[run.sh]
#!/bin/bash
# the make line also repeats each setting of config.mk as NAME=value (left out here)
make -C /OpenROAD-flow-scripts/flow DESIGN_CONFIG=/design/flow/config.mk WORK_HOME=/design/flow/orfs CLKGATE_MAP_FILE= finish
[design.v]
module alu_design #(parameter W = 16, parameter N = 4) ( 
  clock, reset, CE, INP_valid, MODE, CMD, OPA, OPB, CIN, ERR, RES, OV, COUT, G, L, E);
  input clock;
  input reset;
  input CE;                     
  input [1:0] INP_valid;       
  input MODE;                  
  input [N-1:0] CMD;           
  input [W-1:0] OPA;           
  input [W-1:0] OPB;           
  input CIN;                   
  output reg ERR;              
  output reg [2*W-1:0] RES;    
  output reg OV;               
  output reg COUT;             
  output reg G;                
  output reg L;                
  output reg E;                
parameter SHIFT_W = $clog2(W);
reg [W-1:0] opa_r, opb_r;
reg [N-1:0] cmd_r;
reg [1:0] valid_r;
reg mode_r, cin_r;
reg [2*W - 1:0] res_comb;
reg cout_comb, ov_comb, g_comb, l_comb, e_comb, err_comb;
reg [SHIFT_W-1:0] shift_amount;
always @(posedge clock or posedge reset) begin
  if (reset) begin
    opa_r   <= 0;
    opb_r   <= 0;
    cmd_r   <= 0;
    valid_r <= 0;
    mode_r  <= 0;
    cin_r   <= 0;
  end else if (CE) begin
    opa_r   <= OPA;
    opb_r   <= OPB;
    cmd_r   <= CMD;
    valid_r <= INP_valid;
    mode_r  <= MODE;
    cin_r   <= CIN;
  end
end
always @(*) begin
  res_comb  = 0;
  cout_comb = 0;
  ov_comb   = 0;
  g_comb    = 0;
  l_comb    = 0;
  e_comb    = 0;
  err_comb  = 0;
  shift_amount = 0;
  if (mode_r) begin  
    case (valid_r)
      2'b01: begin  
        case (cmd_r)
          4'b0100: begin
            res_comb  = opa_r + 1;
            cout_comb = res_comb[W];
          end
          4'b0101: begin
            res_comb = opa_r - 1;
            ov_comb  = res_comb[W];
          end
          default: err_comb = 1;
        endcase
      end
      2'b10: begin  
        case (cmd_r)
          4'b0110: begin
            res_comb  = {{W{1'b0}}, opb_r + 1};
            cout_comb = res_comb[W];
          end
          4'b0111: begin
            res_comb = {{W{1'b0}}, opb_r - 1};
            ov_comb  = res_comb[W];
          end
          default: err_comb = 1;
        endcase
      end
      2'b11: begin  
        case (cmd_r)
          4'b0000: begin
            res_comb = opa_r + opb_r;
            cout_comb = res_comb[W];
          end
          4'b0001: begin
            res_comb = opa_r - opb_r;
            ov_comb = (opa_r < opb_r);
          end
          4'b0010: begin
            res_comb = opa_r + opb_r + cin_r;
            cout_comb = res_comb[W];
          end
          4'b0011: begin
            res_comb = opa_r - opb_r - cin_r;
            ov_comb = (opa_r < (opb_r + cin_r));
          end
          4'b1000: begin  
            if (opa_r == opb_r) begin
              e_comb = 1;
              g_comb = 0;
              l_comb = 0;
            end
            else if (opa_r > opb_r) begin
              e_comb = 0;
              g_comb = 1;
              l_comb = 0;
            end
            else begin
              e_comb = 0;
              g_comb = 0;
              l_comb = 1;
            end
          end
          4'b1001:   res_comb = (opa_r + 1) * (opb_r + 1);
          4'b1010: res_comb = (opa_r << 1) * opb_r;
          4'b1011: begin  
                   res_comb = $signed(opa_r) + $signed(opb_r);
                   ov_comb = (($signed(opa_r) > 0 && $signed(opb_r) > 0 && $signed(res_comb[W-1:0]) <= 0) ||
                             ($signed(opa_r) < 0 && $signed(opb_r) < 0 && $signed(res_comb[W-1:0]) >= 0));
                  if ($signed(opa_r) == $signed(opb_r)) begin
                    e_comb = 1;
                    g_comb = 0;
                    l_comb = 0;
                  end
                  else if ($signed(opa_r) > $signed(opb_r)) begin
                    e_comb = 0;
                    g_comb = 1;
                    l_comb = 0;
                  end
                  else begin
                    e_comb = 0;
                    g_comb = 0;
                    l_comb = 1;
                  end
          end
          4'b1100: begin  
                   res_comb = $signed(opa_r) - $signed(opb_r);
                   ov_comb = (($signed(opa_r) >= 0 && $signed(opb_r) < 0 && $signed(res_comb[W-1:0]) < 0) ||
                             ($signed(opa_r) < 0 && $signed(opb_r) >= 0 && $signed(res_comb[W-1:0]) >= 0));
                   if ($signed(opa_r) == $signed(opb_r)) begin
                     e_comb = 1;
                     g_comb = 0;
                     l_comb = 0;
                   end
                   else if ($signed(opa_r) > $signed(opb_r)) begin
                     e_comb = 0;
                     g_comb = 1;
                     l_comb = 0;
                   end
                   else begin
                     e_comb = 0;
                     g_comb = 0;
                     l_comb = 1;
                  end
          end
          default: err_comb = 1;
        endcase
      end
      default: err_comb = 1;
    endcase
  end else begin  
    case (valid_r)
      2'b01: begin  
        case (cmd_r)
          4'b0110:   res_comb = {{W{1'b0}}, ~opa_r};
          4'b1000:  res_comb = {{W{1'b0}}, opa_r >> 1};
          4'b1001:  res_comb = {{W{1'b0}}, opa_r << 1};
          default: err_comb = 1;
        endcase
      end
      2'b10: begin  
        case (cmd_r)
          4'b0111:   res_comb = {{W{1'b0}}, ~opb_r};
          4'b1010:  res_comb = {{W{1'b0}}, opb_r >> 1};
          4'b1011:  res_comb = {{W{1'b0}}, opb_r << 1};
          default: err_comb = 1;
        endcase
      end
      2'b11: begin  
        case (cmd_r)
          4'b0000:   res_comb = {{W{1'b0}}, opa_r & opb_r};
          4'b0001:  res_comb = {{W{1'b0}}, ~(opa_r & opb_r)};
          4'b0010:    res_comb = {{W{1'b0}}, opa_r | opb_r};
          4'b0011:   res_comb = {{W{1'b0}}, ~(opa_r | opb_r)};
          4'b0100:   res_comb = {{W{1'b0}}, opa_r ^ opb_r};
          4'b0101:  res_comb = {{W{1'b0}}, ~(opa_r ^ opb_r)};
          4'b1100: begin  
            if (|opb_r[W-1:SHIFT_W+1])   
              err_comb = 1;
            else begin
              shift_amount = opb_r[SHIFT_W-1:0];
              res_comb = {{W{1'b0}}, (opa_r << shift_amount) | (opa_r >> (W - shift_amount))};
            end
          end
          4'b1101: begin  
            if (|opb_r[W-1:SHIFT_W+1])   
              err_comb = 1;
            else begin
              shift_amount = opb_r[SHIFT_W-1:0];
              res_comb = {{W{1'b0}}, (opa_r >> shift_amount) | (opa_r << (W - shift_amount))};
            end
          end
          default: err_comb = 1;
        endcase
      end
      default: err_comb = 1;
    endcase
  end
end
always @(posedge clock or posedge reset) begin
  if (reset) begin
    RES  <= 0;
    COUT <= 0;
    OV   <= 0;
    G    <= 0;
    L    <= 0;
    E    <= 0;
    ERR  <= 0;
  end else if (CE) begin
    RES  <= res_comb;
    COUT <= cout_comb;
    OV   <= ov_comb;
    G    <= g_comb;
    L    <= l_comb;
    E    <= e_comb;
    ERR  <= err_comb;
  end
end
endmodule
[constraint.sdc]
create_clock -name core_clock -period 4.4 [get_ports {clock}]
set_input_delay 0.8800 -clock core_clock [delete_from_list [all_inputs] [get_ports {clock}]]
set_output_delay 0.8800 -clock core_clock [all_outputs]
set_load 0.01 [all_outputs]
[config.mk]
export PLATFORM = sky130hd
export DESIGN_NAME = alu_design
export DESIGN_NICKNAME = alu_design
export VERILOG_FILES = /design/flow/design.v
export SDC_FILE = /design/flow/constraint.sdc
export NUM_CORES = 4
export LEC_CHECK = 0
export ABC_AREA = 1
export CAP_MARGIN = 0
export CORE_MARGIN = 2
export CORE_UTILIZATION = 72
export CTS_CLUSTER_DIAMETER = 28
export CTS_CLUSTER_SIZE = 91
export HOLD_SLACK_MARGIN = 0.29
export PLACE_DENSITY_LB_ADDON = 0.14
export SETUP_SLACK_MARGIN = 0.9
export SLEW_MARGIN = 20
==> CHANGELOG.md, run 1 <==
### Metrics

* Most frequent cells after synthesis: nand2_1, inv_1, fa_1
* Die area at 0.04541 mm²
* Synth Net Count at 5506
* DP HPWL at 113.1 mm
* Clk buf depth at 2
* Status: did not finish
* Placed Instance Area at 0.03687 mm²
* Simple Share, Synth at 0.2837
* CTS sink cnt at 78
* Synth area leader: fa_1
* Tool error: [ERROR GRT-0116] Global routing finished with congestion. Check the congestion regions in the DRC Viewer.
* Setup WS pre-CTS at -2427 ps
* Mapped Area at 0.03148 mm²
* Synth Area per Inst at 6.596 µm²
* Gp weighted congestion at 1.286
* Core area at 0.04308 mm²
* Die Height at 213.1 µm
* Yosys warning count at 1
* Stopping stage: global routing
* Htree depth at 3
* Xor/xnor share at 0.01578
* # Cells Yosys at 4772
* Most frequent cell after synthesis: nand2_1
* Die W at 213.1 µm
* # rows at 76
* Clk root buf: clkbuf_16
* Syn Inst Count at 4772
* Post-synthesis adder-cell area fraction at 0.3744
* Multiplexer share at 0.0003180
* Number of enable flip-flop cells at 0
* # IOs at 81
* Synth Seq Share at 0.06201
* Synthesis area per yosys at 0.03148 mm²
* GRT Util Overall at 0.9078
* Netlist cell types at 64
* Top FF cell, synth: dfrtp_1
* Async set-reset flop share out of synthesis at 1.000
* Main logic family: adder cells
* Ao+oa area frac at 0.1254
* Post-synth area hogs: fa_1, nand2_1, ha_1, inv_1, dfrtp_1
* CTS Hold Buffers Added at 0
* Share of the synthesized area in the top cell type at 0.2659
* Port Buffers at 80
* Core Util at FP at 0.7307
* Seq cells post-synth at 78
* Cts bufs inserted at 9
* Grt ovf at 1116
## metrics by stage
step | setup TNS [ps] | cells
floorplan | -41450 | 4772
global placement | -51940 | 5783
detailed placement | -59360 | 5783
CTS | -51630 | 5860
## routing by layer
metal  track usage  GRT overflow
met1        0.8797            56
met2         1.038           696
met3        0.8061            39
met4        0.9146           306
met5        0.6763            19
## what timing repair did
action,in CTS
cloned,2
pin swaps,108
gates resized,309
buffers inserted,59
setup endpoints to repair,33
endpoints found under the hold margin,0
==> run 2: changes to the inputs <==
ABC_AREA = not set   (was 1)
CAP_MARGIN = 20   (was 0)
CORE_UTILIZATION = 40   (was 72)
CTS_CLUSTER_DIAMETER = 385   (was 28)
CTS_CLUSTER_SIZE = 46   (was 91)
HOLD_SLACK_MARGIN = -0.09   (was 0.29)
PLACE_DENSITY_LB_ADDON = 0.22   (was 0.14)
SETUP_SLACK_MARGIN = not set   (was 0.9)
clock period = 8.3 ns   (was 4.4 ns; I/O delays follow)
==> CHANGELOG.md, run 2 <==
### Physical design

* GRT Util Overall at 0.3556
* Synth Net Count at 4543 (was 5506)
* Gp weighted congestion at 1.040 (was 1.286)
* Core area at 0.07420 mm² (was 0.04308 mm²)
* Max-Cap Viols at 0
* Worst skew pair latency at 390 ps
* Netlist cell types at 82 (was 64)
* Post-synthesis adder-cell area fraction at 0.3945 (was 0.3744)
* Cts bufs inserted at 9 (unchanged)
* Synthesis area per yosys at 0.02987 mm² (was 0.03148 mm²)
* Final WL at 136.8 mm
* CTS sink cnt at 78 (unchanged)
* Mapped Area at 0.02987 mm² (was 0.03148 mm²)
* Relative slew margins at 0.1645
* Slew Viols, Final at 0
* Largest net degree at the start of global routing at 57
* DR vias at 29780
* Stages on worst setup path at 23
* Crit start category: flop
* Setup Skew at 15.72 ps
* First-pass iteration count of the detailed router at 7
* Critical path's top delay family: adder cells
* Critical Path RT at 8550 ps
* # rows at 100 (was 76)
* Critical path type: reg -> reg
* Tcrit/Tclk final at 0.9744
* Hold Path Stages at 1
* P&R area growth vs syn at 11.09%
* Status: complete, no violations (was did not finish)
* Crit-path slowest cell: fa_1
* Die W at 277.3 µm (was 213.1 µm)
* Clk buf depth at 2 (unchanged)
* Final #Nets at 4618
* CTS tree: yes
* Buf/Inv on CP at 4
* Critical path's largest stage delay at 580 ps
* Xor/xnor share at 0.06965 (was 0.01578)
* Syn Inst Count at 3809 (was 4772)
* Setup_tns at 0 ps
* Worst r2r src: opb_r[5]
* Hold Fails Final Rpt at 0
* Core Util at FP at 0.4026 (was 0.7307)
* # Cells Yosys at 3809 (was 4772)
* DR vias/cell at 6.129
* Yosys warning count at 1 (unchanged)
* Most frequent cells after synthesis: inv_1, nand2_1, fa_1 (was nand2_1, inv_1, fa_1)
* Die area at 0.07689 mm² (was 0.04541 mm²)
* Worst Setup End Kind: flop
* Clk root buf: clkbuf_16 (unchanged)
* Slew @ Worst Pin at 1240 ps
* Tightest Hold Check Type: reg -> reg
* Crit Reg-Reg Endpoint: RES[31]
* CTS Hold Buffers Added at 0 (unchanged)
* Post-DRT Antenna Nets at 0
* Initial antenna violation count at 9
* Multiplexer share at 0.03388 (was 0.0003180)
* # IOs at 81 (unchanged)
* Ao+oa area frac at 0.1617 (was 0.1254)
* Worst Setup EP: RES[31]
* Synth area leader: fa_1 (unchanged)
* Main logic family: adder cells (unchanged)
* Share of the synthesized area in the top cell type at 0.2801 (was 0.2659)
* # fillers at 7603
* Seq cells post-synth at 78 (unchanged)
* Number of enable flip-flop cells at 0 (unchanged)
* Clk slew on worst S/H paths at 70 ps
* Crit path cell chain: buf_4, inv_1, nor2_1, fa_1, fa_1, fa_1, fa_1, inv_1, fa_1, inv_1, fa_1, ha_1, nand3_1, nor3_1, o211ai_1, a21oi_1, nor2_1, o31ai_1, a221oi_1, o31a_1, xnor2_1, a221oi_1, o2bb2ai_1
* # DRC at 0
* Most frequent cell after synthesis: inv_1 (was nand2_1)
* Min-Delay Endpoint: RES[10]
* Tmin final at 8087 ps
* CP most frequent cell: fa_1
* WL per Instance at 28.16 µm
* Vias in the first global route at 29830
* WP data arrival at 8340 ps
* Achievable frequency at 0.1237 GHz
* Final setup fails at 0
* Port Buffers at 80 (unchanged)
* Worst Reg-to-Reg Cells at 23
* Post-route cell area at 0.03319 mm²
* Placed Instance Area at 0.03273 mm² (was 0.03687 mm²)
* Die Height at 277.3 µm (was 213.1 µm)
* Simple Share, Synth at 0.1708 (was 0.2837)
* Hold Crit Start: RES[10]
* Grt ovf at 0
* Tool Warnings at 63
* Synth Seq Share at 0.06534 (was 0.06201)
* Crit-path max FO at 20
* Synth Area per Inst at 7.843 µm² (was 6.596 µm²)
* Global-route wire length before repair at 201.7 mm
* Flop-to-flop setup slack at 210 ps
* Async set-reset flop share out of synthesis at 1.000 (unchanged)
* Post-synth area hogs: fa_1, ha_1, inv_1, dfrtp_1, nand2_1 (was fa_1, nand2_1, ha_1, inv_1, dfrtp_1)
* Top FF cell, synth: dfrtp_1 (unchanged)
* DP HPWL at 109.2 mm (was 113.1 mm)
* CP Launch Point: opb_r[5]
* Number of DRC markers in iteration 0 at 3473
* Htree depth at 3 (unchanged)
==> run 2: layout make-up <==
| type | count | area (µm²) | share of cell area |
|---|---|---|---|
| Clock buffer | 10 | 239.0 | 0.007201 |
| Tap cell | 969 | 1212 | 0.03653 |
| Multi-Input combinational cell | 2908 | 24970 | 0.7525 |
| Inverter | 591 | 2221 | 0.06692 |
| Timing Repair Buffer | 296 | 2486 | 0.07491 |
| Sequential cell | 78 | 1961 | 0.05908 |
| Clock inverter | 6 | 93.84 | 0.002828 |
| Antenna cell | 1 | 2.502 | 0.00007540 |
==> run 2: metal layers <==
metal  GRT usage  vias to the layer above  part of all wire  routed length (µm)
li1            -                    12700                 -                   -
met5           0                        -           0.00064                  87
met1      0.4684                    14810              0.39               53940
met2      0.5315                     1794              0.42               57990
met3     0.07951                      474              0.11               14850
met4      0.2173                       12             0.073                9972
==> run 2: repair_timing <==
| item | in CTS | in global routing |
|---|---|---|
| gates resized | 1 | 24 |
| pin swaps | 0 | 0 |
| buffers inserted | 0 | 0 |
| endpoints found under the setup margin | 2 | 12 |
==> run 2: stage by stage <==
stage	util	worst slack (ps)	std cells	hold slack (ps)
final	0.4473	212.7	4859	486.8
after global placement	0.4411	71.41	4842	464.8
after CTS	0.4457	0.3748	4858	494.2
after detailed placement	0.4411	-92.62	4842	472.5
after floorplan	-	75.79	3809	521.1
after global routing	0.4473	-65.06	4858	509.5
==> run 3: changes to the inputs <==
ABC_AREA = 0   (was not set)
CELL_PAD_IN_SITES_DETAIL_PLACEMENT = 1   (was not set)
CORE_ASPECT_RATIO = 1.25   (was not set)
CORE_MARGIN = 8   (was 2)
CORE_UTILIZATION = 17   (was 40)
CTS_CLUSTER_DIAMETER = not set   (was 385)
CTS_CLUSTER_SIZE = 38   (was 46)
GPL_ROUTABILITY_DRIVEN = 1   (was not set)
GPL_TIMING_DRIVEN = 0   (was not set)
HOLD_SLACK_MARGIN = 0.02   (was -0.09)
MAX_ROUTING_LAYER = met5   (was not set)
MIN_ROUTING_LAYER = met2   (was not set)
PLACE_DENSITY_LB_ADDON = 0.15   (was 0.22)
SETUP_SLACK_MARGIN = 1.86   (was not set)
SLEW_MARGIN = 35   (was 20)
TNS_END_PERCENT = 35   (was not set)
clock period = 7.8 ns   (was 8.3 ns; I/O delays follow)
==> CHANGELOG.md, run 3 <==
### Physical design

* P&R area growth vs syn at 29.19% (was 11.09%)
* Critical Path RT at 8110 ps (was 8550 ps)
* Tool Warnings at 68 (was 63)
* Crit-path max FO at 5 (was 20)
* Initial antenna violation count at 10 (was 9)
* RSZ-0062 raised after global routing: yes
* Synth area leader: fa_1 (unchanged)
* Async set-reset flop share out of synthesis at 1.000 (unchanged)
* Top FF cell, synth: dfrtp_1 (unchanged)
* Status: complete, but fails checks (was complete, no violations)
* Number of DRC markers in iteration 0 at 8432 (was 3473)
* Post-DRT Antenna Nets at 0 (unchanged)
* Min-Delay Endpoint: RES[20] (was RES[10])
* WP data arrival at 8550 ps (was 8340 ps)
* Ao+oa area frac at 0.1617 (unchanged)
* Final instance count without filler cells at 6448 (was 4859)
* Largest net degree at the start of global routing at 58 (was 57)
* Critical path type: reg -> reg (unchanged)
* Final WL at 218.3 mm (was 136.8 mm)
* DR vias/cell at 6.596 (was 6.129)
* # Cells Yosys at 3809 (unchanged)
* CTS sink cnt at 78 (unchanged)
* Die area at 0.1895 mm² (was 0.07689 mm²)
* Core Util at FP at 0.1705 (was 0.4026)
* Setup Skew at 26.45 ps (was 15.72 ps)
* Global-route wire length before repair at 294.1 mm (was 201.7 mm)
* Simple Share, Synth at 0.1708 (unchanged)
* CP most frequent cell: fa_1 (unchanged)
* Multiplexer share at 0.03388 (unchanged)
* Slew @ Worst Pin at 1122 ps (was 1240 ps)
* Synth Net Count at 4543 (unchanged)
* Cts bufs inserted at 9 (unchanged)
* Die Height at 484.7 µm (was 277.3 µm)
* Clk buf depth at 2 (unchanged)
* Mapped Area at 0.02987 mm² (unchanged)
* CTS Hold Buffers Added at 0 (unchanged)
* Htree depth at 3 (unchanged)
* Clk root buf: clkbuf_16 (unchanged)
* Worst skew pair latency at 470 ps (was 390 ps)
* Gp weighted congestion at 1.064 (was 1.040)
* Hold Crit Start: RES[20] (was RES[10])
* Crit-path slowest cell: dfrtp_4 (was fa_1)
* Achievable frequency at 0.1214 GHz (was 0.1237 GHz)
* Fin worst setup slack at -435.4 ps (was 212.7 ps)
* Tightest Hold Check Type: reg -> reg (unchanged)
* Flop-to-flop setup slack at -440 ps (was 210 ps)
* SO Viols: negative setup slack
* Synthesis area per yosys at 0.02987 mm² (unchanged)
* Syn Inst Count at 3809 (unchanged)
* GRT Util Overall at 0.3410 (was 0.3556)
* Tmin final at 8235 ps (was 8087 ps)
* CP Launch Point: opa_r[0] (was opb_r[5])
* Synth Area per Inst at 7.843 µm² (unchanged)
* # rows at 172 (was 100)
* Port Buffers at 80 (unchanged)
* Buf/Inv on CP at 8 (was 4)
* Critical path's top delay family: adder cells (unchanged)
* Tcrit/Tclk final at 1.056 (was 0.9744)
* Worst Setup EP: RES[28] (was RES[31])
* Layout Utilization at 0.2203 (was 0.4473)
* Netlist cell types at 82 (unchanged)
* Clk slew on worst S/H paths at 90 ps (was 70 ps)
* Final setup fails at 13 (was 0)
* CTS tree: yes (unchanged)
* Die W at 390.9 µm (was 277.3 µm)
* First-pass iteration count of the detailed router at 17 (was 7)
* Post-synth area hogs: fa_1, ha_1, inv_1, dfrtp_1, nand2_1 (unchanged)
* Worst Setup End Kind: flop (unchanged)
* Comb gate area at 0.02676 mm² (was 0.02497 mm²)
* Min Hold Slack at 512.9 ps (was 486.8 ps)
* Post-synthesis adder-cell area fraction at 0.3945 (unchanged)
* Vias in the first global route at 49980 (was 29830)
* Slew Viols, Final at 0 (unchanged)
* Core area at 0.1752 mm² (was 0.07420 mm²)
* Worst Reg-to-Reg Cells at 32 (was 23)
* Stages on worst setup path at 32 (was 23)
* Hold Path Stages at 2 (was 1)
* # IOs at 81 (unchanged)
* Synth Seq Share at 0.06534 (unchanged)
* Worst r2r src: opa_r[0] (was opb_r[5])
* Yosys warning count at 1 (unchanged)
* Hold Fails Final Rpt at 0 (unchanged)
* Number of enable flip-flop cells at 0 (unchanged)
* Crit Reg-Reg Endpoint: RES[28] (was RES[31])
* Share of the synthesized area in the top cell type at 0.2801 (unchanged)
* # fillers at 20810 (was 7603)
* Crit start category: flop (unchanged)
* DR vias at 42530 (was 29780)
* Main logic family: adder cells (unchanged)
* Grt ovf at 0 (unchanged)
* Most frequent cell after synthesis: inv_1 (unchanged)
* Area occupied by registers at 0.001984 mm² (was 0.001961 mm²)
* Max-Cap Viols at 0 (unchanged)
* Xor/xnor share at 0.06965 (unchanged)
* # DRC at 0 (unchanged)
* Seq cells post-synth at 78 (unchanged)
* Placed cells at 6266 (was 4842)
* DP HPWL at 167.8 mm (was 109.2 mm)
* WL per Instance at 33.86 µm (was 28.16 µm)
* Critical path's largest stage delay at 600 ps (was 580 ps)
* Final #Nets at 4785 (was 4618)
* Most frequent cells after synthesis: inv_1, nand2_1, fa_1 (unchanged)
* Relative slew margins at 0.2492 (was 0.1645)
run 3: per-layer routing:
metal / track usage / up-vias / share of wire
met5: 0.2020 / - / 0.016
met4: 0.1140 / 103 / 0.11
met3: 0.4192 / 1704 / 0.39
met2: 0.4055 / 13720 / 0.48
met1: - / 13990 / 0
li1: - / 13010 / -
run 3: what timing repair did:
item	4_1_cts	5_1_grt
endpoints found under the hold margin	0	0
pin swaps	45	47
gates resized	353	150
endpoints found under the setup margin	34	30
setup buffers	88	33
gates cloned	0	0
run 3: area by class of cell:
| class | count | share of cell area |
|---|---|---|
| inverter | 591 | 0.05913 |
| multi-input combinational | 2908 | 0.6933 |
| tap | 2349 | 0.07615 |
| clock buffer | 9 | 0.005836 |
| timing repair buffer | 231 | 0.06108 |
| buffer | 232 | 0.04869 |
| antenna | 43 | 0.002788 |
| sequential | 78 | 0.05142 |
| clock inverter | 7 | 0.001621 |
run 3: metrics by stage:
stage	setup slack (ps)	cell area (µm²)	setup TNS [ps]
2_1_floorplan	669.5	30240	0
3_3_place_gp	-3305	33980	-71870
3_5_place_dp	-2343	34890	-43840
4_1_cts	-247.4	37490	-878.6
5_1_grt	-755.6	38490	-5753
6_report	-435.4	38590	-1773
==> run 4: changes to the inputs <==
HOLD_SLACK_MARGIN = not set   (was 0.02)
MIN_ROUTING_LAYER = met1   (was met2)
PLACE_DENSITY = 0.48   (was not set)
PLACE_DENSITY_LB_ADDON = not set   (was 0.15)
==> CHANGELOG.md, run 4 <==
### Physical design

* Stages on worst setup path at 32 (unchanged)
* Worst Setup EP: RES[24] (was RES[28])
* Hold Fails Final Rpt at 0 (unchanged)
* Flop-to-flop setup slack at -40 ps (was -440 ps)
* # rows at 172 (unchanged)
* Initial antenna violation count at 9 (was 10)
* Critical path's largest stage delay at 510 ps (was 600 ps)
* Grt ovf at 0 (unchanged)
* Clk root buf: clkbuf_16 (unchanged)
* Clk slew on worst S/H paths at 90 ps (about the same)
* Max-Cap Viols at 0 (unchanged)
* RSZ-0062 raised after global routing: yes (unchanged)
* DR vias/cell at 4.846 (was 6.596)
* Number of enable flip-flop cells at 0 (unchanged)
* Crit-path slowest cell: fa_1 (was dfrtp_4)
* Post-DRT Antenna Nets at 0 (unchanged)
* Most frequent cell after synthesis: inv_1 (unchanged)
* Worst Reg-to-Reg Cells at 32 (unchanged)
* Final #Nets at 4830 (was 4785)
* Worst skew pair latency at 430 ps (was 470 ps)
* Core area at 0.1752 mm² (unchanged)
* Critical path's top delay family: adder cells (unchanged)
* SO Viols: negative setup slack (unchanged)
* Yosys warning count at 1 (unchanged)
* WL per Instance at 28.46 µm (was 33.86 µm)
* Min-Delay Endpoint: RES[20] (unchanged)
* Slew Viols, Final at 0 (unchanged)
* Synth Net Count at 4543 (unchanged)
* Synth Area per Inst at 7.843 µm² (unchanged)
* Multiplexer share at 0.03388 (unchanged)
* Vias in the first global route at 33810 (was 49980)
* Post-synth area hogs: fa_1, ha_1, inv_1, dfrtp_1, nand2_1 (unchanged)
* Global-route wire length before repair at 255.8 mm (was 294.1 mm)
* Synth Seq Share at 0.06534 (unchanged)
* # IOs at 81 (unchanged)
* P&R area growth vs syn at 30.70% (was 29.19%)
* Crit start category: flop (unchanged)
* Port Buffers at 80 (unchanged)
* CP Launch Point: opa_r[0] (unchanged)
* Die area at 0.1895 mm² (unchanged)
* Syn Inst Count at 3809 (unchanged)
* Die Height at 484.7 µm (unchanged)
* Top FF cell, synth: dfrtp_1 (unchanged)
* GRT Util Overall at 0.1879 (was 0.3410)
* Critical Path RT at 8070 ps (was 8110 ps)
* Cts bufs inserted at 9 (unchanged)
* Clk buf depth at 2 (unchanged)
* # Cells Yosys at 3809 (unchanged)
* Xor/xnor share at 0.06965 (unchanged)
* Core Util at FP at 0.1705 (unchanged)
* Die W at 390.9 µm (unchanged)
* Crit-path max FO at 4 (was 5)
* Worst r2r src: opa_r[0] (unchanged)
* Final instance count without filler cells at 6454 (was 6448)
* CTS sink cnt at 78 (unchanged)
* CP most frequent cell: fa_1 (unchanged)
* Netlist cell types at 82 (unchanged)
* Htree depth at 3 (unchanged)
* Synthesis area per yosys at 0.02987 mm² (unchanged)
* Post-synthesis adder-cell area fraction at 0.3945 (unchanged)
* DR vias at 31280 (was 42530)
* Tool Warnings at 66 (was 68)
* Tightest Hold Check Type: reg -> reg (unchanged)
* Critical path type: reg -> reg (unchanged)
* Setup Skew at 23.45 ps (was 26.45 ps)
* Mapped Area at 0.02987 mm² (unchanged)
* DP HPWL at 148.5 mm (was 167.8 mm)
* Relative slew margins at 0.3509 (was 0.2492)
* Layout Utilization at 0.2229 (was 0.2203)
* Hold Crit Start: RES[20] (unchanged)
* Status: complete, but fails checks (unchanged)
* Hold Path Stages at 2 (unchanged)
* Main logic family: adder cells (unchanged)
* Tcrit/Tclk final at 1.005 (was 1.056)
* Number of DRC markers in iteration 0 at 2465 (was 8432)
* Largest net degree at the start of global routing at 44 (was 58)
* Async set-reset flop share out of synthesis at 1.000 (unchanged)
* Slew @ Worst Pin at 970.1 ps (was 1122 ps)
* Gp weighted congestion at 1.004 (was 1.064)
* Synth area leader: fa_1 (unchanged)
* Worst Setup End Kind: flop (unchanged)
* Share of the synthesized area in the top cell type at 0.2801 (unchanged)
* Fin worst setup slack at -35.48 ps (was -435.4 ps)
* Placed cells at 6251 (was 6266)
* Buf/Inv on CP at 9 (was 8)
* WP data arrival at 8110 ps (was 8550 ps)
* Final WL at 183.7 mm (was 218.3 mm)
* Seq cells post-synth at 78 (unchanged)
* Tmin final at 7835 ps (was 8235 ps)
* First-pass iteration count of the detailed router at 5 (was 17)
* CTS tree: yes (unchanged)
* Setup_tns at -44.72 ps (was -1773 ps)
* Ao+oa area frac at 0.1617 (unchanged)
* Achievable frequency at 0.1276 GHz (was 0.1214 GHz)
* Crit Reg-Reg Endpoint: RES[24] (was RES[28])
* Most frequent cells after synthesis: inv_1, nand2_1, fa_1 (unchanged)
* # DRC at 0 (unchanged)
* Simple Share, Synth at 0.1708 (unchanged)
* Final setup fails at 2 (was 13)
[run 4: repair_timing]
action,4_1_cts,5_1_grt
gates resized,468,160
hold buffers,0,0
pin swaps,83,80
cloned,0,0
buffers inserted,131,51
endpoints found under the hold margin,0,0
setup endpoints to repair,32,29
[run 4: cell type report]
class / count / area (µm²)
fillers: 20870 / 136100
multi-input cells: 2908 / 26780
well taps: 2349 / 2939
repair buffers: 276 / 2615
inverters: 591 / 2311
plain buffers: 232 / 2102
flip-flops and latches: 78 / 1977
clock buffers: 9 / 225.2
clock inverters: 7 / 81.33
diodes: 4 / 10.01
[run 4: per-layer routing]
layer | part of all wire | wire length (µm) | vias to the layer above | GRT usage
met5 | 0.000071 | 13 | - | 0
met4 | 0.093 | 17090 | 2 | 0.1392
met3 | 0.062 | 11350 | 543 | 0.03219
met2 | 0.47 | 86480 | 1485 | 0.3164
met1 | 0.37 | 68720 | 16120 | 0.2124
li1 | - | - | 13130 | -
[run 4: metrics by stage]
stage / setup WS, ps / instance area (µm²) / hold WS, ps
2_1_floorplan: 669.5 / 30240 / 521.1
3_3_place_gp: -2635 / 33980 / 502.1
3_5_place_dp: -1867 / 34480 / 500.6
4_1_cts: 89.13 / 37950 / 518.3
5_1_grt: -169.2 / 39030 / 558.1
6_report: -35.48 / 39040 / 504.6
==> run 5: changes to the inputs <==
ABC_AREA = 1   (was 0)
CELL_PAD_IN_SITES_GLOBAL_PLACEMENT = 2   (was not set)
CORE_ASPECT_RATIO = 1.37   (was 1.25)
CORE_UTILIZATION = 15   (was 17)
CTS_CLUSTER_SIZE = 25   (was 38)
MAX_ROUTING_LAYER = met4   (was met5)
MIN_ROUTING_LAYER = met2   (was met1)
PLACE_DENSITY = not set   (was 0.48)
SETUP_SLACK_MARGIN = 1.55   (was 1.86)
SLEW_MARGIN = 20   (was 35)
TNS_END_PERCENT = 90   (was 35)
clock period = 8.3 ns   (was 7.8 ns; I/O delays follow)
==> CHANGELOG.md, run 5 <==
### Physical design

* # Cells Yosys at 4772 (was 3809)
* Max-Cap Viols at 0 (unchanged)
* Largest net degree at the start of global routing at 61 (was 44)
* CTS sink cnt at 78 (unchanged)
* Netlist cell types at 64 (was 82)
* Setup_tns at 0 ps (was -44.72 ps)
* Mapped Area at 0.03148 mm² (was 0.02987 mm²)
* Critical path's top delay family: adder cells (unchanged)
* Seq cells post-synth at 78 (unchanged)
* Critical path type: reg -> reg (unchanged)
* Final setup fails at 0 (was 2)
* Hold Path Stages at 2 (unchanged)
* Hold Crit Start: RES[21] (was RES[20])
* Final #Nets at 5846 (was 4830)
* Gp weighted congestion at 1.079 (was 1.004)
* Top FF cell, synth: dfrtp_1 (unchanged)
* Share of the synthesized area in the top cell type at 0.2659 (was 0.2801)
* Die W at 407.4 µm (was 390.9 µm)
* Synth Net Count at 5506 (was 4543)
* Worst skew pair latency at 440 ps (was 430 ps)
* Achievable frequency at 0.1371 GHz (was 0.1276 GHz)
* Critical path's largest stage delay at 610 ps (was 510 ps)
* Fin worst setup slack at 1008 ps (was -35.48 ps)
* Setup Skew at 24.29 ps (was 23.45 ps)
* # rows at 197 (was 172)
* Status: complete, no violations (was complete, but fails checks)
* Worst Setup End Kind: flop (unchanged)
* Port Buffers at 79 (was 80)
* Comb gate area at 0.02754 mm² (was 0.02678 mm²)
* Htree depth at 3 (unchanged)
* WP data arrival at 7600 ps (was 8110 ps)
* Global-route wire length before repair at 311.9 mm (was 255.8 mm)
* Number of DRC markers in iteration 0 at 9482 (was 2465)
* Synth area leader: fa_1 (unchanged)
* Post-DRT Antenna Nets at 0 (unchanged)
* Hold Fails Final Rpt at 0 (unchanged)
* Synthesis area per yosys at 0.03148 mm² (was 0.02987 mm²)
* Worst Reg-to-Reg Cells at 35 (was 32)
* Multiplexer share at 0.0003180 (was 0.03388)
* Crit-path slowest cell: fa_1 (unchanged)
* Syn Inst Count at 4772 (was 3809)
* # fillers at 25470 (was 20870)
* Async set-reset flop share out of synthesis at 1.000 (unchanged)
* Cts bufs inserted at 9 (unchanged)
* Crit-path max FO at 5 (was 4)
* Most frequent cells after synthesis: nand2_1, inv_1, fa_1 (was inv_1, nand2_1, fa_1)
* Die area at 0.2249 mm² (was 0.1895 mm²)
* # IOs at 81 (unchanged)
* Post-synth area hogs: fa_1, nand2_1, ha_1, inv_1, dfrtp_1 (was fa_1, ha_1, inv_1, dfrtp_1, nand2_1)
* Simple Share, Synth at 0.2837 (was 0.1708)
* DR vias/cell at 6.155 (was 4.846)
* First-pass iteration count of the detailed router at 9 (was 5)
* Flop-to-flop setup slack at 1010 ps (was -40 ps)
* Initial antenna violation count at 3 (was 9)
* Relative slew margins at 0.1307 (was 0.3509)
* Vias in the first global route at 54890 (was 33810)
* Layout Utilization at 0.2004 (was 0.2229)
* Clk slew on worst S/H paths at 80 ps (was 90 ps)
* Slew Viols, Final at 0 (unchanged)
* Tool Warnings at 65 (was 66)
* CP most frequent cell: fa_1 (unchanged)
* Xor/xnor share at 0.01578 (was 0.06965)
* Buf/Inv on CP at 7 (was 9)
* Worst Setup EP: RES[28] (was RES[24])
* Critical Path RT at 8610 ps (was 8070 ps)
* Clk root buf: clkbuf_16 (unchanged)
* Worst r2r src: opa_r[4] (was opa_r[0])
* GRT Util Overall at 0.3137 (was 0.1879)
* Die Height at 552.2 µm (was 484.7 µm)
* Synth Area per Inst at 6.596 µm² (was 7.843 µm²)
* Crit Reg-Reg Endpoint: RES[28] (was RES[24])
* Yosys warning count at 1 (unchanged)
* CTS Hold Buffers Added at 0 (unchanged)
* Tcrit/Tclk final at 0.8786 (was 1.005)
* Setup WS pre-CTS at -2593 ps (was -1867 ps)
* Clk buf depth at 2 (unchanged)
* Synth Seq Share at 0.06201 (was 0.06534)
* DP HPWL at 179.6 mm (was 148.5 mm)
* Core area at 0.2095 mm² (was 0.1752 mm²)
* Tightest Hold Check Type: reg -> reg (unchanged)
* Post-synthesis adder-cell area fraction at 0.3744 (was 0.3945)
* DR vias at 48830 (was 31280)
* Crit start category: flop (unchanged)
* Most frequent cell after synthesis: nand2_1 (was inv_1)
* Stages on worst setup path at 35 (was 32)
* Number of enable flip-flop cells at 0 (unchanged)
* Main logic family: adder cells (unchanged)
* Min-Delay Endpoint: RES[21] (was RES[20])
* # DRC at 0 (unchanged)
* CP Launch Point: opa_r[4] (was opa_r[0])
* Final WL at 229.9 mm (was 183.7 mm)
* RSZ-0062 raised after global routing: yes (unchanged)
* Core Util at FP at 0.1502 (was 0.1705)
* CTS tree: yes (unchanged)
* Tmin final at 7292 ps (was 7835 ps)
* Ao+oa area frac at 0.1254 (was 0.1617)
* Slew @ Worst Pin at 1290 ps (was 970.1 ps)
* WL per Instance at 28.97 µm (was 28.46 µm)
* Grt ovf at 0 (unchanged)
* P&R area growth vs syn at 33.36% (was 30.70%)
* Area occupied by registers at 0.002008 mm² (was 0.001977 mm²)
[run 5: per-stage QoR]
step	area [µm²]	hold WS [ps]	instances
floorplan	31480	500.6	4772
global placement	35750	473.5	7637
detailed placement	35900	475.4	7644
CTS	40120	491.5	7831
global route	41910	517.9	7907
finish	41980	486.9	7934
[run 5: cell type report]
cell class | count | area share
clock buffers | 9 | 0.005365
well taps | 2786 | 0.08304
inverters | 929 | 0.08841
multi-input cells | 3565 | 0.6561
diodes | 31 | 0.001848
flip-flops and latches | 78 | 0.04784
plain buffers | 200 | 0.04095
clock inverters | 7 | 0.002474
repair buffers | 329 | 0.07395
[run 5: timing repair]
action / CTS / global route
gates cloned: 1 / 2
setup endpoints to repair: 29 / 26
setup buffers: 170 / 68
pin swaps: 151 / 120
resized: 743 / 326
endpoints found under the hold margin: 0 / 0
[run 5: routing by layer]
| metal | part of all wire | track usage | up-vias |
|---|---|---|---|
| li1 | - | - | 15520 |
| met1 | 0 | - | 16460 |
| met2 | 0.49 | 0.3688 | 14900 |
| met3 | 0.38 | 0.3736 | 1954 |
| met4 | 0.13 | 0.1054 | 0 |
| met5 | 0 | - | - |
==> run 6: changes to the inputs <==
CAP_MARGIN = 40   (was 20)
CELL_PAD_IN_SITES_DETAIL_PLACEMENT = not set   (was 1)
CELL_PAD_IN_SITES_GLOBAL_PLACEMENT = not set   (was 2)
CORE_ASPECT_RATIO = 1.39   (was 1.37)
CORE_MARGIN = 2   (was 8)
CORE_UTILIZATION = 72   (was 15)
CTS_CLUSTER_DIAMETER = 384   (was not set)
CTS_CLUSTER_SIZE = 15   (was 25)
GPL_ROUTABILITY_DRIVEN = not set   (was 1)
GPL_TIMING_DRIVEN = not set   (was 0)
HOLD_SLACK_MARGIN = 0.29   (was not set)
MAX_ROUTING_LAYER = not set   (was met4)
MIN_ROUTING_LAYER = not set   (was met2)
PLACE_DENSITY_LB_ADDON = 0.14   (was not set)
SETUP_SLACK_MARGIN = 0.9   (was 1.55)
TNS_END_PERCENT = not set   (was 90)
clock period = 4.4 ns   (was 8.3 ns; I/O delays follow)
==> CHANGELOG.md, run 6 <==
### Metrics

* Simple Share, Synth at 0.2837 (unchanged)
* Clk buf depth at 2 (unchanged)
* Synth Seq Share at 0.06201 (unchanged)
* Die Height at 250.5 µm (was 552.2 µm)
* Post-synthesis adder-cell area fraction at 0.3744 (unchanged)
* Ao+oa area frac at 0.1254 (unchanged)
* DP HPWL at 116.1 mm (was 179.6 mm)
* Port Buffers at 80 (was 79)
* Die area at 0.04543 mm² (was 0.2249 mm²)
* Yosys warning count at 1 (unchanged)
* Share of the synthesized area in the top cell type at 0.2659 (unchanged)
* Synthesis area per yosys at 0.03148 mm² (unchanged)
* Status: did not finish (was complete, no violations)
* Mapped Area at 0.03148 mm² (unchanged)
* Post-synth area hogs: fa_1, nand2_1, ha_1, inv_1, dfrtp_1 (unchanged)
* Most frequent cells after synthesis: nand2_1, inv_1, fa_1 (unchanged)
* Gp weighted congestion at 1.258 (was 1.079)
* Synth Area per Inst at 6.596 µm² (unchanged)
* Async set-reset flop share out of synthesis at 1.000 (unchanged)
* Synth Net Count at 5506 (unchanged)
* Die W at 181.3 µm (was 407.4 µm)
* Top FF cell, synth: dfrtp_1 (unchanged)
* Syn Inst Count at 4772 (unchanged)
* Netlist cell types at 64 (unchanged)
* CTS sink cnt at 78 (unchanged)
* Core Util at FP at 0.7279 (was 0.1502)
* Stopping stage: global routing
* Cts bufs inserted at 9 (unchanged)
* # Cells Yosys at 4772 (unchanged)
* Seq cells post-synth at 78 (unchanged)
* Grt ovf at 1857
* Core area at 0.04324 mm² (was 0.2095 mm²)
* Setup WS pre-CTS at -2579 ps (was -2593 ps)
* CTS Hold Buffers Added at 0 (unchanged)
* Htree depth at 3 (unchanged)
* Main logic family: adder cells (unchanged)
* Clk root buf: clkbuf_16 (unchanged)
* Number of enable flip-flop cells at 0 (unchanged)
* # rows at 90 (was 197)
* # IOs at 81 (unchanged)
* Placed Instance Area at 0.03686 mm² (was 0.03590 mm²)
* Xor/xnor share at 0.01578 (unchanged)
* Synth area leader: fa_1 (unchanged)
* GRT Util Overall at 0.9228
* Most frequent cell after synthesis: nand2_1 (unchanged)
* Multiplexer share at 0.0003180 (unchanged)
* Tool error: [ERROR GRT-0116] Global routing finished with congestion. Check the congestion regions in the DRC Viewer.
[run 6: what timing repair did]
action,4_1_cts
endpoints found under the setup margin,36
setup buffers,60
gates cloned,2
resized,341
pin swaps,120
[run 6: routing by layer]
| metal | GRT overflow | track usage |
|---|---|---|
| met1 | 49 | 0.8653 |
| met2 | 1250 | 1.104 |
| met3 | 41 | 0.7860 |
| met4 | 512 | 0.9988 |
| met5 | 5 | 0.4486 |
[run 6: metrics by stage]
step | instances | util
after floorplan | 4772 | -
after global placement | 5758 | 0.8521
after detailed placement | 5759 | 0.8523
after CTS | 5837 | 0.9003
==> run 7: changes to the inputs <==
ABC_AREA = not set   (was 1)
CORE_ASPECT_RATIO = not set   (was 1.39)
CORE_UTILIZATION = 65   (was 72)
CTS_CLUSTER_DIAMETER = 229   (was 384)
CTS_CLUSTER_SIZE = 49   (was 15)
HOLD_SLACK_MARGIN = -0.08   (was 0.29)
MAX_ROUTING_LAYER = met4   (was not set)
PLACE_DENSITY = 0.6   (was not set)
PLACE_DENSITY_LB_ADDON = not set   (was 0.14)
SETUP_SLACK_MARGIN = not set   (was 0.9)
clock period = 7.27 ns   (was 4.4 ns; I/O delays follow)
==> CHANGELOG.md, run 7 <==
### Physical design

* # IOs at 81 (unchanged)
* Synthesis area per yosys at 0.02987 mm² (was 0.03148 mm²)
* Synth Area per Inst at 7.843 µm² (was 6.596 µm²)
* P&R area growth vs syn at 16.95%
* Most frequent cell after synthesis: inv_1 (was nand2_1)
* Tcrit/Tclk final at 1.030
* Ao+oa area frac at 0.1617 (was 0.1254)
* CTS tree: yes
* Hold Crit Start: RES[1]
* Critical Path RT at 7500 ps
* Post-synthesis adder-cell area fraction at 0.3945 (was 0.3744)
* Core Util at FP at 0.6583 (was 0.7279)
* Fin worst setup slack at -218.6 ps
* Syn Inst Count at 3809 (was 4772)
* # rows at 78 (was 90)
* Seq cells post-synth at 78 (unchanged)
* Die Height at 218.4 µm (was 250.5 µm)
* Buf/Inv on CP at 8
* Critical path type: reg -> reg
* Critical path's largest stage delay at 550 ps
* Placed cells at 4623 (was 5759)
* Stages on worst setup path at 30
* Largest net degree at the start of global routing at 64
* Yosys warning count at 1 (unchanged)
* Final #Nets at 4810
* DP HPWL at 107.9 mm (was 116.1 mm)
* Synth Net Count at 4543 (was 5506)
* Final instance count without filler cells at 4693
* Hold Path Stages at 1
* CP most frequent cell: fa_1
* Crit start category: flop
* Achievable frequency at 0.1335 GHz
* Share of the synthesized area in the top cell type at 0.2801 (was 0.2659)
* WP data arrival at 7720 ps
* Tmin final at 7489 ps
* DR vias/cell at 7.130
* Initial antenna violation count at 9
* Multiplexer share at 0.03388 (was 0.0003180)
* Simple Share, Synth at 0.1708 (was 0.2837)
* Synth area leader: fa_1 (unchanged)
* Gp weighted congestion at 1.181 (was 1.258)
* Relative slew margins at 0.3585
* Grt ovf at 0
* Worst Setup End Kind: flop
* Post-route cell area at 0.03494 mm²
* Slew @ Worst Pin at 954.9 ps
* Die W at 218.4 µm (was 181.3 µm)
* Tightest Hold Check Type: reg -> reg
* Crit-path max FO at 4
* CTS sink cnt at 78 (unchanged)
* Crit Reg-Reg Endpoint: RES[16]
* Comb gate area at 0.02558 mm²
* First-pass iteration count of the detailed router at 20
* Crit-path slowest cell: fa_1
* Number of DRC markers in iteration 0 at 6186
* Worst Reg-to-Reg Cells at 30
* CP Launch Point: opb_r[3]
* Area occupied by registers at 0.001966 mm²
* Netlist cell types at 82 (was 64)
* Slew Viols, Final at 0
* Hold Fails Final Rpt at 0
* Min-Delay Endpoint: RES[1]
* Core area at 0.04538 mm² (was 0.04324 mm²)
* Clk slew on worst S/H paths at 80 ps
* Main logic family: adder cells (unchanged)
* Final setup fails at 8
* Vias in the first global route at 33730
* Die area at 0.04769 mm² (was 0.04543 mm²)
* Final WL at 142.0 mm
* Top FF cell, synth: dfrtp_1 (unchanged)
* Placed Instance Area at 0.03357 mm² (was 0.03686 mm²)
* DR vias at 33460
* Clk buf depth at 2 (unchanged)
* Max-Cap Viols at 0
* Number of enable flip-flop cells at 0 (unchanged)
* # DRC at 0
* Worst r2r src: opb_r[3]
* Most frequent cells after synthesis: inv_1, nand2_1, fa_1 (was nand2_1, inv_1, fa_1)
* Post-synth area hogs: fa_1, ha_1, inv_1, dfrtp_1, nand2_1 (was fa_1, nand2_1, ha_1, inv_1, dfrtp_1)
* Global-route wire length before repair at 204.9 mm
* GRT Util Overall at 0.6041
* SO Viols: negative setup slack
* Setup Skew at 21.94 ps
* Port Buffers at 80 (unchanged)
* Xor/xnor share at 0.06965 (was 0.01578)
* Mapped Area at 0.02987 mm² (was 0.03148 mm²)
* Tool Warnings at 67
* Worst skew pair latency at 410 ps
* Worst Setup EP: RES[16]
* # Cells Yosys at 3809 (was 4772)
* # fillers at 3064
* Post-DRT Antenna Nets at 0
* Cts bufs inserted at 9 (unchanged)
* Status: complete, but fails checks (was did not finish)
* Flop-to-flop setup slack at -220 ps
* Synth Seq Share at 0.06534 (was 0.06201)
* RSZ-0062 raised after global routing: yes
* CTS Hold Buffers Added at 0 (unchanged)
* Htree depth at 3 (unchanged)
* Critical path's top delay family: adder cells
* Clk root buf: clkbuf_16 (unchanged)
* WL per Instance at 30.27 µm
* Setup_tns at -979.7 ps
* Async set-reset flop share out of synthesis at 1.000 (unchanged)
-- run 7: repair_timing --
| item | CTS | global route |
|---|---|---|
| resized | 60 | 93 |
| pin swaps | 35 | 48 |
| hold endpoints to repair | 0 | 0 |
| setup endpoints to repair | 16 | 16 |
| buffers inserted | 18 | 19 |
-- run 7: per-layer routing --
layer / track usage / up-vias / wire length (µm)
li1: - / 13080 / -
met2: 0.8237 / 3459 / 55970
met5: - / - / 0
met1: 0.6730 / 15570 / 44640
met4: 0.5009 / 0 / 16240
met3: 0.2724 / 1362 / 25190
-- run 7: through the flow --
step / setup slack [ps] / utilization / hold slack (ps)
finish: -218.6 / 0.7698 / 498.9
global route: -315.5 / 0.7697 / 514.3
CTS: -39.25 / 0.7552 / 496.8
detailed placement: -446.4 / 0.7397 / 481.3
global placement: -269.5 / 0.7378 / 478.7
floorplan: 9.829 / - / 521.1
-- run 7: area by class of cell --
type,count,area share
Multi-Input combinational cell,2908,0.7323
Timing Repair Buffer,488,0.1169
Inverter,591,0.06389
Sequential cell,78,0.05626
Tap cell,600,0.02149
Clock buffer,10,0.006840
Clock inverter,6,0.001504
Antenna cell,12,0.0008595
==> run 8: changes to the inputs <==
ABC_AREA = 1   (was not set)
CAP_MARGIN = 20   (was 40)
CELL_PAD_IN_SITES_GLOBAL_PLACEMENT = 2   (was not set)
CORE_MARGIN = 7   (was 2)
CORE_UTILIZATION = 40   (was 65)
CTS_CLUSTER_DIAMETER = 385   (was 229)
CTS_CLUSTER_SIZE = 94   (was 49)
HOLD_SLACK_MARGIN = -0.09   (was -0.08)
MAX_ROUTING_LAYER = not set   (was met4)
PLACE_DENSITY = 0.37   (was 0.6)
TNS_END_PERCENT = 15   (was not set)
clock period = 8.3 ns   (was 7.27 ns; I/O delays follow)
==> CHANGELOG.md, run 8 <==
### Physical design

* Yosys warning count at 1 (unchanged)
* CP Launch Point: opa_r[3] (was opb_r[3])
* CTS Hold Buffers Added at 0 (unchanged)
* GRT Util Overall at 0.3507 (was 0.6041)
* Multiplexer share at 0.0003180 (was 0.03388)
* Worst Setup EP: RES[15] (was RES[16])
* RSZ-0062 raised after global routing: no (was yes)
* Post-synth area hogs: fa_1, nand2_1, ha_1, inv_1, dfrtp_1 (was fa_1, ha_1, inv_1, dfrtp_1, nand2_1)
* Worst skew pair latency at 400 ps (was 410 ps)
* Crit Reg-Reg Endpoint: RES[15] (was RES[16])
* Tightest Hold Check Type: reg -> reg (unchanged)
* DP HPWL at 125.7 mm (was 107.9 mm)
* Cts bufs inserted at 9 (unchanged)
* Core area at 0.07772 mm² (was 0.04538 mm²)
* CP most frequent cell: nand2_1 (was fa_1)
* Crit-path slowest cell: fa_1 (unchanged)
* Synth Seq Share at 0.06201 (was 0.06534)
* P&R area growth vs syn at 8.006% (was 16.95%)
* Hold Crit Start: RES[17] (was RES[1])
* Worst Setup End Kind: flop (unchanged)
* First-pass iteration count of the detailed router at 6 (was 20)
* Share of the synthesized area in the top cell type at 0.2659 (was 0.2801)
* # DRC at 0 (unchanged)
* Placed cells at 5820 (was 4623)
* Post-DRT Antenna Nets at 0 (unchanged)
* Mapped Area at 0.03148 mm² (was 0.02987 mm²)
* Buf/Inv on CP at 8 (unchanged)
* Number of DRC markers in iteration 0 at 3301 (was 6186)
* Number of enable flip-flop cells at 0 (unchanged)
* Grt ovf at 0 (unchanged)
* Htree depth at 3 (unchanged)
* Die Height at 294.5 µm (was 218.4 µm)
* Relative slew margins at 0.2780 (was 0.3585)
* Critical path's largest stage delay at 550 ps (about the same)
* # rows at 102 (was 78)
* Gp weighted congestion at 1.014 (was 1.181)
* Stages on worst setup path at 32 (was 30)
* Most frequent cell after synthesis: nand2_1 (was inv_1)
* Vias in the first global route at 32370 (was 33730)
* Largest net degree at the start of global routing at 82 (was 64)
* Achievable frequency at 0.1298 GHz (was 0.1335 GHz)
* Slew @ Worst Pin at 1056 ps (was 954.9 ps)
* Clk buf depth at 2 (unchanged)
* Global-route wire length before repair at 225.0 mm (was 204.9 mm)
* Port Buffers at 80 (unchanged)
* Core Util at FP at 0.4050 (was 0.6583)
* Setup_tns at 0 ps (was -979.7 ps)
* Tcrit/Tclk final at 0.9285 (was 1.030)
* Setup Skew at 11.02 ps (was 21.94 ps)
* Tool Warnings at 65 (was 67)
* Layout Utilization at 0.4374 (was 0.7698)
* Status: complete, no violations (was complete, but fails checks)
* Ao+oa area frac at 0.1254 (was 0.1617)
* Main logic family: adder cells (unchanged)
* Flop-to-flop setup slack at 590 ps (was -220 ps)
* Tmin final at 7707 ps (was 7489 ps)
* Hold Path Stages at 2 (was 1)
* Top FF cell, synth: dfrtp_1 (unchanged)
* Postcts setup bufs at 0 (was 18)
* Crit-path max FO at 23 (was 4)
* Netlist cell types at 64 (was 82)
* # IOs at 81 (unchanged)
* Synth Area per Inst at 6.596 µm² (was 7.843 µm²)
* # Cells Yosys at 4772 (was 3809)
* Min-Delay Endpoint: RES[17] (was RES[1])
* Final instance count without filler cells at 5839 (was 4693)
* WL per Instance at 26.29 µm (was 30.27 µm)
* Final setup fails at 0 (was 8)
* Final WL at 153.5 mm (was 142.0 mm)
* Die area at 0.08674 mm² (was 0.04769 mm²)
* Critical path's top delay family: adder cells (unchanged)
* Synth area leader: fa_1 (unchanged)
* Post-CTS sizing at 0 (was 60)
* DR vias at 32720 (was 33460)
* DR vias/cell at 5.604 (was 7.130)
* Synth Net Count at 5506 (was 4543)
* Critical Path RT at 8590 ps (was 7500 ps)
* Worst Reg-to-Reg Cells at 32 (was 30)
* Seq cells post-synth at 78 (unchanged)
* Initial antenna violation count at 6 (was 9)
* Post-synthesis adder-cell area fraction at 0.3744 (was 0.3945)
* Clk slew on worst S/H paths at 80 ps (about the same)
* CTS sink cnt at 78 (unchanged)
* Worst r2r src: opa_r[3] (was opb_r[3])
* Most frequent cells after synthesis: nand2_1, inv_1, fa_1 (was inv_1, nand2_1, fa_1)
* Simple Share, Synth at 0.2837 (was 0.1708)
* Xor/xnor share at 0.01578 (was 0.06965)
* Hold Fails Final Rpt at 0 (unchanged)
* Syn Inst Count at 4772 (was 3809)
* WP data arrival at 8000 ps (was 7720 ps)
* Synthesis area per yosys at 0.03148 mm² (was 0.02987 mm²)
* Critical path type: reg -> reg (unchanged)
* Max-Cap Viols at 0 (unchanged)
* Final #Nets at 5525 (was 4810)
* Crit start category: flop (unchanged)
* Die W at 294.5 µm (was 218.4 µm)
* Clk root buf: clkbuf_16 (unchanged)
* Slew Viols, Final at 0 (unchanged)
* Async set-reset flop share out of synthesis at 1.000 (unchanged)
* CTS tree: yes (unchanged)
-- run 8: final cells by class --
class / count / area (µm²)
Inverter: 929 / 3500
Antenna cell: 3 / 7.507
Clock buffer: 9 / 225.2
Timing Repair Buffer: 208 / 1757
Sequential cell: 78 / 1956
Clock inverter: 7 / 62.56
Tap cell: 1040 / 1301
Multi-Input combinational cell: 3565 / 25190
Fill cell: 8431 / 43730
-- run 8: through the flow --
stage               setup WS (ps)  cell area (µm²)  hold slack, ps
floorplan                    1546            31480           500.6
global placement            714.4            33700           464.8
detailed placement          795.1            33700           464.0
CTS                         722.0            33990           488.0
global route                184.0            33990           514.5
finish                      593.5            34000           488.7
-- run 8: metal layers --
metal,global-route usage,part of all wire
met5,0,0.000078
met4,0.1615,0.059
met3,0.06453,0.084
met2,0.5320,0.43
met1,0.4838,0.43
==> run 9: changes to the inputs <==
ABC_AREA = not set   (was 1)
CELL_PAD_IN_SITES_GLOBAL_PLACEMENT = not set   (was 2)
CORE_MARGIN = 2   (was 7)
CORE_UTILIZATION = 56   (was 40)
CTS_CLUSTER_DIAMETER = not set   (was 385)
CTS_CLUSTER_SIZE = not set   (was 94)
HOLD_SLACK_MARGIN = not set   (was -0.09)
PLACE_DENSITY = 0.6   (was 0.37)
TNS_END_PERCENT = not set   (was 15)
clock period = 7.11 ns   (was 8.3 ns; I/O delays follow)
==> CHANGELOG.md, run 9 <==
### Physical design

* Status: complete, but fails checks (was complete, no violations)
* SO Viols: negative setup slack
* DP HPWL at 115.4 mm (was 125.7 mm)
* Core area at 0.05266 mm² (was 0.07772 mm²)
* Crit-path max FO at 7 (was 23)
* CP Launch Point: opb_r[2] (was opa_r[3])
* Stages on worst setup path at 32 (unchanged)
* Die Height at 235.0 µm (was 294.5 µm)
* Crit Reg-Reg Endpoint: RES[31] (was RES[15])
* Largest net degree at the start of global routing at 57 (was 82)
* Crit start category: flop (unchanged)
* Final instance count without filler cells at 4890 (was 5839)
* Vias in the first global route at 33920 (was 32370)
* # fillers at 4174 (was 8431)
* Multiplexer share at 0.03388 (was 0.0003180)
* Buf/Inv on CP at 8 (unchanged)
* Layout Utilization at 0.6820 (was 0.4374)
* # IOs at 81 (unchanged)
* Hold Path Stages at 1 (was 2)
* Slew @ Worst Pin at 1225 ps (was 1056 ps)
* Worst Setup EP: RES[31] (was RES[15])
* Hold Crit Start: RES[0] (was RES[17])
* Min-Delay Endpoint: RES[0] (was RES[17])
* Tcrit/Tclk final at 1.057 (was 0.9285)
* Initial antenna violation count at 3 (was 6)
* Worst skew pair latency at 410 ps (was 400 ps)
* WL per Instance at 29.62 µm (was 26.29 µm)
* Grt ovf at 0 (unchanged)
* Final WL at 144.9 mm (was 153.5 mm)
* Most frequent cell after synthesis: inv_1 (was nand2_1)
* # rows at 84 (was 102)
* Area occupied by registers at 0.001962 mm² (was 0.001956 mm²)
* Final setup fails at 13 (was 0)
* Worst r2r src: opb_r[2] (was opa_r[3])
* Crit-path slowest cell: fa_1 (unchanged)
* RSZ-0062 raised after global routing: yes (was no)
* Number of DRC markers in iteration 0 at 5375 (was 3301)
* Relative slew margins at 0.1620 (was 0.2780)
* Most frequent cells after synthesis: inv_1, nand2_1, fa_1 (was nand2_1, inv_1, fa_1)
* Final #Nets at 4927 (was 5525)
* Mapped Area at 0.02987 mm² (was 0.03148 mm²)
* CTS tree: yes (unchanged)
* Core Util at FP at 0.5673 (was 0.4050)
* Synthesis area per yosys at 0.02987 mm² (was 0.03148 mm²)
* Synth Area per Inst at 7.843 µm² (was 6.596 µm²)
* GRT Util Overall at 0.5203 (was 0.3507)
* Gp weighted congestion at 1.084 (was 1.014)
* Top FF cell, synth: dfrtp_1 (unchanged)
* Share of the synthesized area in the top cell type at 0.2801 (was 0.2659)
* P&R area growth vs syn at 20.22% (was 8.006%)
* Critical Path RT at 7380 ps (was 8590 ps)
* Min Hold Slack at 498.1 ps (was 488.7 ps)
* Hold Fails Final Rpt at 0 (unchanged)
* WP data arrival at 7780 ps (was 8000 ps)
* Clk slew on worst S/H paths at 70 ps (was 80 ps)
* Global-route wire length before repair at 213.8 mm (was 225.0 mm)
* Worst Setup End Kind: flop (unchanged)
* Xor/xnor share at 0.06965 (was 0.01578)
* Syn Inst Count at 3809 (was 4772)
* Tool Warnings at 68 (was 65)
* First-pass iteration count of the detailed router at 13 (was 6)
* Htree depth at 3 (unchanged)
* Setup_tns at -2865 ps (was 0 ps)
* Synth Seq Share at 0.06534 (was 0.06201)
* DR vias/cell at 6.765 (was 5.604)
* Clk buf depth at 2 (unchanged)
* Post-synth area hogs: fa_1, ha_1, inv_1, dfrtp_1, nand2_1 (was fa_1, nand2_1, ha_1, inv_1, dfrtp_1)
* Die area at 0.05521 mm² (was 0.08674 mm²)
* Flop-to-flop setup slack at -410 ps (was 590 ps)
* Setup WS pre-CTS at -652.8 ps (was 795.1 ps)
* Tightest Hold Check Type: reg -> reg (unchanged)
* Achievable frequency at 0.1330 GHz (was 0.1298 GHz)
* Clk root buf: clkbuf_16 (unchanged)
* Cts bufs inserted at 9 (unchanged)
* Port Buffers at 80 (unchanged)
* Yosys warning count at 1 (unchanged)
* Post-DRT Antenna Nets at 0 (unchanged)
* Netlist cell types at 82 (was 64)
* Slew Viols, Final at 0 (unchanged)
* Worst Reg-to-Reg Cells at 32 (unchanged)
* Synth area leader: fa_1 (unchanged)
* Fin worst setup slack at -406.6 ps (was 593.5 ps)
* Main logic family: adder cells (unchanged)
* Ao+oa area frac at 0.1617 (was 0.1254)
* Tmin final at 7517 ps (was 7707 ps)
* Post-synthesis adder-cell area fraction at 0.3945 (was 0.3744)
* Max-Cap Viols at 0 (unchanged)
* Comb gate area at 0.02569 mm² (was 0.02519 mm²)
* Synth Net Count at 4543 (was 5506)
* Critical path's top delay family: adder cells (unchanged)
* # Cells Yosys at 3809 (was 4772)
* Placed cells at 4848 (was 5820)
* Setup Skew at 19.70 ps (was 11.02 ps)
* Critical path type: reg -> reg (unchanged)
* Seq cells post-synth at 78 (unchanged)
* CTS sink cnt at 78 (unchanged)
* Async set-reset flop share out of synthesis at 1.000 (unchanged)
* # DRC at 0 (unchanged)
* Critical path's largest stage delay at 590 ps (was 550 ps)
* Die W at 235.0 µm (was 294.5 µm)
* Simple Share, Synth at 0.1708 (was 0.2837)
* DR vias at 33080 (was 32720)
* Number of enable flip-flop cells at 0 (unchanged)
-- run 9: layer usage --
| metal | GRT usage | vias to the layer above | wire length (µm) | share of wire |
|---|---|---|---|---|
| li1 | - | 13300 | - | - |
| met1 | 0.6349 | 15840 | 49620 | 0.34 |
| met2 | 0.7553 | 2991 | 59330 | 0.41 |
| met3 | 0.1924 | 944 | 22130 | 0.15 |
| met4 | 0.3767 | 0 | 13790 | 0.095 |
| met5 | 0.002597 | - | 0 | 0 |
-- run 9: final cells by class --
type	instances	share of cell area
multi-input cells	2908	0.7152
repair buffers	605	0.1365
inverters	591	0.06194
flip-flops and latches	78	0.05463
well taps	688	0.02397
clock buffers	10	0.006376
clock inverters	5	0.001010
diodes	5	0.0003484
-- run 9: per-stage QoR --
stage	area (µm²)
global route	35900
floorplan	30210
finish	35910
detailed placement	34750
CTS	35490
global placement	34750
-- run 9: timing repair --
action / CTS / global route
pin swaps: 29 / 24
buffers inserted: 16 / 9
gates resized: 70 / 59
hold buffers: 0 / 0
cloned: 0 / 0
setup endpoints to repair: 17 / 23
